==> flow/design.v (excerpt) <==
module processor(a,b,instruction,clk,rst,y);
    input [31:0] a,b;
    input [31:0] instruction;
    input clk, rst;
    wire [31:0] rs1, rs2;
    output [31:0] y;
    wire [31:0] rd;
    wire [4:0] rs1_address, rs2_address, rd_address;
    wire [6:0] opcode, p;
    wire [2:0] func;
    wire [3:0] cs;
    instruction_decoder id(instruction,opcode,clk,p,func,rs1_address,rs2_address,rd_address);
    register_bank rg(a,b,rs1_address,rs2_address,rd_address,rd,rs1,rs2,rst,clk);
    controller cn(p,func,cs);
    alu ar(rs1,rs2,cs,rd,y);
endmodule
Size: roughly 64 flip-flops, ~0.011 mm^2 of cells after synthesis.
Settings: LEC_CHECK=0, CAP_MARGIN=20, CORE_MARGIN=2, CORE_UTILIZATION=40, SLEW_MARGIN=20; clock period 6.27 ns.
run.sh (not shown) runs the stock make flow with config.mk's settings and CLKGATE_MAP_FILE=.
==> next run, changes <==
--- a/flow/config.mk
+++ b/flow/config.mk
@@ -6,6 +6,9 @@
 export NUM_CORES = 4
 export LEC_CHECK = 0
+export ABC_AREA = 1
 export CAP_MARGIN = 20
 export CORE_MARGIN = 2
-export CORE_UTILIZATION = 40
+export CORE_UTILIZATION = 51
+export CTS_CLUSTER_DIAMETER = 202
+export CTS_CLUSTER_SIZE = 95
 export SLEW_MARGIN = 20
==> flow/constraint.sdc (replaced) <==
create_clock -name core_clock -period 3.3 [get_ports {clk}]
set_input_delay 0.6600 -clock core_clock [delete_from_list [all_inputs] [get_ports {clk}]]
set_output_delay 0.6600 -clock core_clock [all_outputs]
set_load 0.01 [all_outputs]
With this change the flow ran to the end with violations: setup timing. Clock power rose by well over a third. Utilization climbs by 30 points. Power rose to 2.5 times its value.
==> next run, changes <==
--- a/flow/config.mk
+++ b/flow/config.mk
@@ -6,9 +6,6 @@
 export NUM_CORES = 4
 export LEC_CHECK = 0
-export ABC_AREA = 1
 export CAP_MARGIN = 20
 export CORE_MARGIN = 2
-export CORE_UTILIZATION = 51
-export CTS_CLUSTER_DIAMETER = 202
-export CTS_CLUSTER_SIZE = 95
+export CORE_UTILIZATION = 58
 export SLEW_MARGIN = 20
==> flow/constraint.sdc (replaced) <==
create_clock -name core_clock -period 3.97 [get_ports {clk}]
set_input_delay 0.7940 -clock core_clock [delete_from_list [all_inputs] [get_ports {clk}]]
set_output_delay 0.7940 -clock core_clock [all_outputs]
set_load 0.01 [all_outputs]
With this change the flow aborted during global routing with GRT-0232; die area shrinks by 22%; synthesized cell count shrinks by 36%; area after synthesis shrinks by 11%.
==> next run, changes <==
--- a/flow/config.mk
+++ b/flow/config.mk
@@ -7,5 +7,8 @@
 export LEC_CHECK = 0
 export CAP_MARGIN = 20
+export CELL_PAD_IN_SITES_DETAIL_PLACEMENT = 1
 export CORE_MARGIN = 2
-export CORE_UTILIZATION = 58
-export SLEW_MARGIN = 20
+export CORE_UTILIZATION = 40
+export PLACE_DENSITY_LB_ADDON = 0.09
+export SLEW_MARGIN = 35
+export TNS_END_PERCENT = 50
==> flow/constraint.sdc (replaced) <==
create_clock -name core_clock -period 7.0 [get_ports {clk}]
set_input_delay 1.4000 -clock core_clock [delete_from_list [all_inputs] [get_ports {clk}]]
set_output_delay 1.4000 -clock core_clock [all_outputs]
set_load 0.01 [all_outputs]
What happened: This time the run completed with no timing, DRC or antenna violations; area after synthesis does not change; die size went up by 44%; synthesized cell count does not change.

run 1:
processor again, from the RTL that the note above started with.
==> flow/config.mk <==
export PLATFORM = sky130hd
export DESIGN_NAME = processor
export DESIGN_NICKNAME = processor
export VERILOG_FILES = /design/flow/design.v
export SDC_FILE = /design/flow/constraint.sdc
export NUM_CORES = 4
export LEC_CHECK = 0
export ABC_AREA = 1
export CAP_MARGIN = 20
export CELL_PAD_IN_SITES_GLOBAL_PLACEMENT = 1
export CORE_MARGIN = 2
export CORE_UTILIZATION = 39
export CTS_CLUSTER_DIAMETER = 355
export CTS_CLUSTER_SIZE = 100
export SETUP_SLACK_MARGIN = -0.59
export SLEW_MARGIN = 0
export TNS_END_PERCENT = 25
==> flow/constraint.sdc <==
create_clock -name core_clock -period 7.0 [get_ports {clk}]
set_input_delay 1.4000 -clock core_clock [delete_from_list [all_inputs] [get_ports {clk}]]
set_output_delay 1.4000 -clock core_clock [all_outputs]
set_load 0.01 [all_outputs]
Edits applied to the flow inputs when going from run 1 to run 2:
Settings: CELL_PAD_IN_SITES_GLOBAL_PLACEMENT: 1 -> unset; CTS_CLUSTER_DIAMETER: 355 -> unset; CORE_UTILIZATION: 39 -> 58; SETUP_SLACK_MARGIN: -0.59 -> 1.42; SLEW_MARGIN: 0 -> 20; ABC_AREA: 1 -> unset; CTS_CLUSTER_SIZE: 100 -> unset; TNS_END_PERCENT: 25 -> 5; the clock period (ns, I/O delays scaled along): 7.0 -> 4.91.
==> comparison <==
- Run 2 ends up with lower arrival time reported for the critical path endpoint than run 1 does.
- Looking at startpoint-to-endpoint class of the critical path, the in -> out result is from run 1; the reg -> out one comes from run 2.
- First-pass detailed-route iteration total, run 2 and run 1: higher on run 2
- On logic share of the area: between run 2 and run 1, it ends up higher for run 1.
- Run 2 packs its core more tightly than run 1.
- Diff run 2 and run 1: net count of the mapped netlist higher in run 1
- Global-route wire length before repair went down by more than 10% going from run 1 to run 2.
Changes in run 3 relative to run 2:
Settings: CORE_UTILIZATION changed from 58 to 39; TNS_END_PERCENT changed from 5 to 25; CELL_PAD_IN_SITES_GLOBAL_PLACEMENT newly set to 1; CTS_CLUSTER_DIAMETER newly set to 389; CTS_CLUSTER_SIZE newly set to 100; SETUP_SLACK_MARGIN changed from 1.42 to -0.59; ABC_AREA newly set to 1; the clock period (ns, I/O delays scaled along) changed from 4.91 to 7.0.
## What came out
The final layout from run 3, which completed every stage, passed the timing, design-rule and antenna checks at the end of the flow. Side by side, non-clock buffer count turned out lower in run 3 than in run 2. Run comparison: run 2 path type of the worst setup path reg -> out; run 3 path type of the worst setup path in -> out. Looking at critical-path cell with the highest stage delay, the nor3_1 result is from run 3; the edfxtp_1 one comes from run 2. On maximum number of pins on one net before global-route repair: run 3 sits below run 2. When run 3 is measured against run 2, its wire length turns out about 30% higher. Re relative area of non-clock buffer cells in the final design: run 2 and run 3 aren't equal, and the lower value belongs to run 3. Comparing share of the final layout cell area in multi-input gates for run 2 and run 3, the smaller number came from run 2. Relative to run 2, the worst-case setup slack after placement of run 3 is higher by 1380 ps.

== run A ==
processor again, from the RTL that the note above started with.
Design processor, start of the top module:
module processor(a,b,instruction,clk,rst,y);
    input [31:0] a,b;
    input [31:0] instruction;
    input clk, rst;
    wire [31:0] rs1, rs2;
    output [31:0] y;
    wire [31:0] rd;
    wire [4:0] rs1_address, rs2_address, rd_address;
    wire [6:0] opcode, p;
    wire [2:0] func;
    wire [3:0] cs;
    instruction_decoder id(instruction,opcode,clk,p,func,rs1_address,rs2_address,rd_address);
    register_bank rg(a,b,rs1_address,rs2_address,rd_address,rd,rs1,rs2,rst,clk);
    controller cn(p,func,cs);
    alu ar(rs1,rs2,cs,rd,y);
endmodule
==> flow/config.mk <==
export PLATFORM = sky130hd
export DESIGN_NAME = processor
export DESIGN_NICKNAME = processor
export VERILOG_FILES = /design/flow/design.v
export SDC_FILE = /design/flow/constraint.sdc
export NUM_CORES = 4
export LEC_CHECK = 0
export ABC_AREA = 0
export CAP_MARGIN = 20
export CORE_ASPECT_RATIO = 0.66
export CORE_MARGIN = 2
export CORE_UTILIZATION = 58
export CTS_CLUSTER_DIAMETER = 42
export GPL_ROUTABILITY_DRIVEN = 1
export GPL_TIMING_DRIVEN = 1
export MAX_ROUTING_LAYER = met4
export SETUP_SLACK_MARGIN = 0.74
export SLEW_MARGIN = 35
==> flow/constraint.sdc <==
create_clock -name core_clock -period 4.39 [get_ports {clk}]
set_input_delay 0.8780 -clock core_clock [delete_from_list [all_inputs] [get_ports {clk}]]
set_output_delay 0.8780 -clock core_clock [all_outputs]
set_load 0.01 [all_outputs]
Status(run A) = ERROR, stage = 5_1_grt
Relative to run A, the following input files were edited for run B:
==> flow/config.mk <==
export PLATFORM = sky130hd
export DESIGN_NAME = processor
export DESIGN_NICKNAME = processor
export VERILOG_FILES = /design/flow/design.v
export SDC_FILE = /design/flow/constraint.sdc
export NUM_CORES = 4
export LEC_CHECK = 0
export ABC_AREA = 1
export CAP_MARGIN = 20
export CORE_MARGIN = 2
export CORE_UTILIZATION = 72
export CTS_CLUSTER_DIAMETER = 223
export MAX_ROUTING_LAYER = met4
export SLEW_MARGIN = 20
==> flow/constraint.sdc <==
create_clock -name core_clock -period 4.55 [get_ports {clk}]
set_input_delay 0.9100 -clock core_clock [delete_from_list [all_inputs] [get_ports {clk}]]
set_output_delay 0.9100 -clock core_clock [all_outputs]
set_load 0.01 [all_outputs]
[summary]
- Run B finished all stages; layout check result: FAIL, due to negative setup slack.
- Going from run A to run B, placed wire-length estimate roughly the same; area share of and/or/nand/nor cells after synthesis higher; gate count after technology mapping higher; Yosys chip area higher.
- The area of the chip in run B is 0.911 times that in run A.
- Summary of run B over run A: post-synthesis average cell area went down, number of gates given a new drive strength after cts saw a decrease.
> inputs changed (run B -> run C)
diff --git a/flow/config.mk b/flow/config.mk
--- a/flow/config.mk
+++ b/flow/config.mk
@@ -7,8 +7,8 @@
 export LEC_CHECK = 0
-export ABC_AREA = 1
 export CAP_MARGIN = 20
 export CORE_MARGIN = 2
-export CORE_UTILIZATION = 72
-export CTS_CLUSTER_DIAMETER = 223
-export MAX_ROUTING_LAYER = met4
+export CORE_UTILIZATION = 40
+export CTS_CLUSTER_DIAMETER = 399
+export CTS_CLUSTER_SIZE = 99
 export SLEW_MARGIN = 20
+export TNS_END_PERCENT = 15
==> flow/constraint.sdc <==
create_clock -name core_clock -period 7.0 [get_ports {clk}]
set_input_delay 1.4000 -clock core_clock [delete_from_list [all_inputs] [get_ports {clk}]]
set_output_delay 1.4000 -clock core_clock [all_outputs]
set_load 0.01 [all_outputs]
==> comparison <==
- Run C | stages: all done | timing, DRC, antenna: all pass
- Sort run B and run C by simple-gate share of the synthesized area asc -> top: run C
- Dominant kind of combinational cell = simple AND/OR/NAND/NOR gates: run B; dominant kind of combinational cell = AND-OR/OR-AND gates: run C
- NOTE clock power run B->run C decreased by more than a quarter
- Re synthesized chip area reported by yosys: run C is 0.0014 mm^2 down on run B.
- Compared with run B, synthesized cell count in run C decreased by more than a quarter.
For run D, these inputs were changed with respect to run C:
diff --git a/flow/config.mk b/flow/config.mk
--- a/flow/config.mk
+++ b/flow/config.mk
@@ -7,8 +7,11 @@
 export LEC_CHECK = 0
+export ABC_AREA = 1
 export CAP_MARGIN = 20
+export CELL_PAD_IN_SITES_GLOBAL_PLACEMENT = 1
+export CORE_ASPECT_RATIO = 0.5
 export CORE_MARGIN = 2
-export CORE_UTILIZATION = 40
-export CTS_CLUSTER_DIAMETER = 399
-export CTS_CLUSTER_SIZE = 99
+export CORE_UTILIZATION = 39
+export CTS_CLUSTER_DIAMETER = 361
+export CTS_CLUSTER_SIZE = 100
 export SLEW_MARGIN = 20
-export TNS_END_PERCENT = 15
+export TNS_END_PERCENT = 25
### Flow results
Run D did not stop at any stage, and its layout met the timing, design-rule and antenna checks.
Between run C and run D, the flow reports standard cell area after detailed placement increasing by more than 10%.
For run D, the type of the worst setup path was input pin to primary output, unlike run C, where it was flop to primary output.
Run D reports a higher final net count than run C does.
Run D vs run C, cell with the biggest individual delay on the critical path: clkdlybuf4s50_1 vs edfxtp_1
Looking at count of inverters other than clock inverters in the layout, run D sits 210% above run C.
For run C, the busiest layer in global routing was met2, unlike run D, where it was met1.
Placeable core region came out higher on run D than on run C.
Modified inputs, run E compared to run D
==> flow/config.mk <==
export PLATFORM = sky130hd
export DESIGN_NAME = processor
export DESIGN_NICKNAME = processor
export VERILOG_FILES = /design/flow/design.v
export SDC_FILE = /design/flow/constraint.sdc
export NUM_CORES = 4
export LEC_CHECK = 0
export CAP_MARGIN = 20
export CORE_MARGIN = 2
export CORE_UTILIZATION = 58
export SETUP_SLACK_MARGIN = 1.03
export SLEW_MARGIN = 20
==> flow/constraint.sdc <==
create_clock -name core_clock -period 3.52 [get_ports {clk}]
set_input_delay 0.7040 -clock core_clock [delete_from_list [all_inputs] [get_ports {clk}]]
set_output_delay 0.7040 -clock core_clock [all_outputs]
set_load 0.01 [all_outputs]
Notes after the runs:
- Run E did not make it past 5_1_grt, where a tool error ended it.
- Measured against run E, the number of instances in the placed design of run D comes out at 1.3 times the reference value.
- Core box area, run D and run E: lower on run E
- Going from run D to run E, area reported by Yosys stat -about 11%, synthesized cell count -795, standard-cell row count went up 8.7%, number of gates resized after cts moved up, share of cell area taken by muxes after synthesis grew by 14 points.
- Run E vs run D — post-synthesis net count dropped by more than a quarter

The RTL this note starts from:
==> flow/design.v <==
`timescale 1ns/1ps
module processor(a,b,instruction,clk,rst,y);
    input [31:0] a,b;
    input [31:0] instruction;
    input clk, rst;
    wire [31:0] rs1, rs2;
    output [31:0] y;
    wire [31:0] rd;
    wire [4:0] rs1_address, rs2_address, rd_address;
    wire [6:0] opcode, p;
    wire [2:0] func;
    wire [3:0] cs;
    instruction_decoder id(instruction,opcode,clk,p,func,rs1_address,rs2_address,rd_address);
    register_bank rg(a,b,rs1_address,rs2_address,rd_address,rd,rs1,rs2,rst,clk);
    controller cn(p,func,cs);
    alu ar(rs1,rs2,cs,rd,y);
endmodule
`timescale 1ns/1ps
module instruction_decoder(instruction,opcode,clk,p,func,rs1_address,rs2_address,rd_address);
    input [31:0] instruction;
    input clk;
    output reg [6:0] opcode, p;
    output reg [2:0] func;
    output reg [4:0] rs1_address, rs2_address, rd_address;
    always@(instruction) begin
        opcode = instruction[6:0];
        p = instruction[31:25];
        func = instruction[14:12];
        rs1_address = instruction[19:15];
        rs2_address = instruction[24:20];
        rd_address = instruction[11:7];
    end
endmodule
`timescale 1ns/1ps
module register_bank (a,b,rs1_address,rs2_address,rd_address,rd,rs1,rs2,rst,clk);
    input [31:0] a,b,rd;
    input [4:0] rs1_address,rs2_address,rd_address;
    input rst,clk;
    output reg [31:0] rs1,rs2;
    always@(posedge clk) begin
        if(rst==0) begin
            rs1 <= (rs1_address==rs2_address) ? b : a;
            rs2 <= b;
        end
    end
endmodule
`timescale 1ns/1ps
module controller(p,func,cs);
    input [2:0] func;
    input [6:0] p;
    output reg [3:0] cs;
    always@(func,p) begin
        cs = {p[5],func};
    end
endmodule
`timescale 1ns/1ps
module alu(rs1,rs2,cs,rd,y);
    input [3:0] cs;
    output reg [31:0] y;
    input [31:0] rs1, rs2;
    output reg [31:0] rd;
    wire signed [31:0] sA = rs1;
    wire signed [31:0] sB = rs2;
    parameter
      ADD = 4'b0000,
      SUB = 4'b1000,
      SLL = 4'b0001,
      SLT = 4'b0010,
      SLTU = 4'b0011,
      XOR = 4'b0100,
      SRL = 4'b0101,
      SRA = 4'b1101,
      OR = 4'b0110,
      AND = 4'b0111;
    always@(cs,rs1,rs2) begin
    case(cs)
        ADD: begin
            rd = rs1+rs2;
            y=rd;
        end
        SUB: begin
            rd = rs1-rs2;
            y=rd;
        end
        SLL:begin
            rd = rs1 << rs2[4:0];
            y=rd;
        end
        SLT: begin
            rd = {31'd0,(sA < sB)};
            y=rd;
        end
        SLTU: begin
            rd = {31'd0,(rs1 < rs2)};
            y=rd;
        end
        XOR: begin
            rd = rs1 ^ rs2;
            y=rd;
        end
        SRL: begin
            rd = rs1 >> rs2[4:0];
            y=rd;
        end
        SRA: begin
            rd = sA >>> rs2[4:0];
            y=rd;
        end
        OR: begin
            rd = rs1 | rs2;
            y=rd;
        end
        AND: begin
            rd = rs1 & rs2;
            y=rd;
        end
        default: begin
            rd = 0; y=rd;
        end
    endcase
    end
endmodule
make LEC_CHECK=0 CAP_MARGIN=20 CELL_PAD_IN_SITES_DETAIL_PLACEMENT=1 CORE_ASPECT_RATIO=0.67 CORE_MARGIN=3 CORE_UTILIZATION=40 GPL_ROUTABILITY_DRIVEN=0 PLACE_DENSITY_LB_ADDON=0.09 SLEW_MARGIN=10 TNS_END_PERCENT=60 finish   # period 11.1 ns
The baseline went through all stages and came out clean.
Then changed:
- CORE_MARGIN: 3 -> 7
- GPL_ROUTABILITY_DRIVEN: 0 -> 1
- HOLD_SLACK_MARGIN: unset -> -0.01
Effect: Worst hold slack barely changes; cell area climbs slightly; sequential share of layout area is about the same; cell count stays flat; via count drops slightly; utilization climbs by 0.18 points; non-clock buffer count does not change; worst setup slack is worse by 93 ps; die area climbs by roughly a tenth; maximum frequency drops slightly.
Then changed:
- CELL_PAD_IN_SITES_DETAIL_PLACEMENT: 1 -> unset
- CORE_ASPECT_RATIO: 0.67 -> unset
- CORE_MARGIN: 7 -> 2
- CORE_UTILIZATION: 40 -> 58
- GPL_ROUTABILITY_DRIVEN: 1 -> unset
- HOLD_SLACK_MARGIN: -0.01 -> unset
- PLACE_DENSITY_LB_ADDON: 0.09 -> unset
- SLEW_MARGIN: 10 -> 20
- TNS_END_PERCENT: 60 -> unset
- clock period: 11.1 -> 5.74 ns (I/O delays scaled with it)
- The new run finished with timing, DRC and antenna clean
- design area went up slightly
- setup slack got worse by 2300 ps
- count of clock-buffer cells in the layout is unchanged
Then changed:
- CORE_UTILIZATION: 58 -> 55
- CTS_CLUSTER_DIAMETER: unset -> 41
- SETUP_SLACK_MARGIN: unset -> 0.74
- TNS_END_PERCENT: unset -> 5
- clock period: 5.74 -> 4.47 ns (I/O delays scaled with it)
=> With this change the flow reached the layout checks and failed them: setup timing; core utilization climbs by 7.1 points; die area climbs by 5.3%; synthesized area does not change; power climbs by 43%; critical path depth climbs by 2; worst setup slack gets worse by 210 ps; clock-buffer cell count climbs by 1.
Power is estimated from default activity; no workload was simulated.
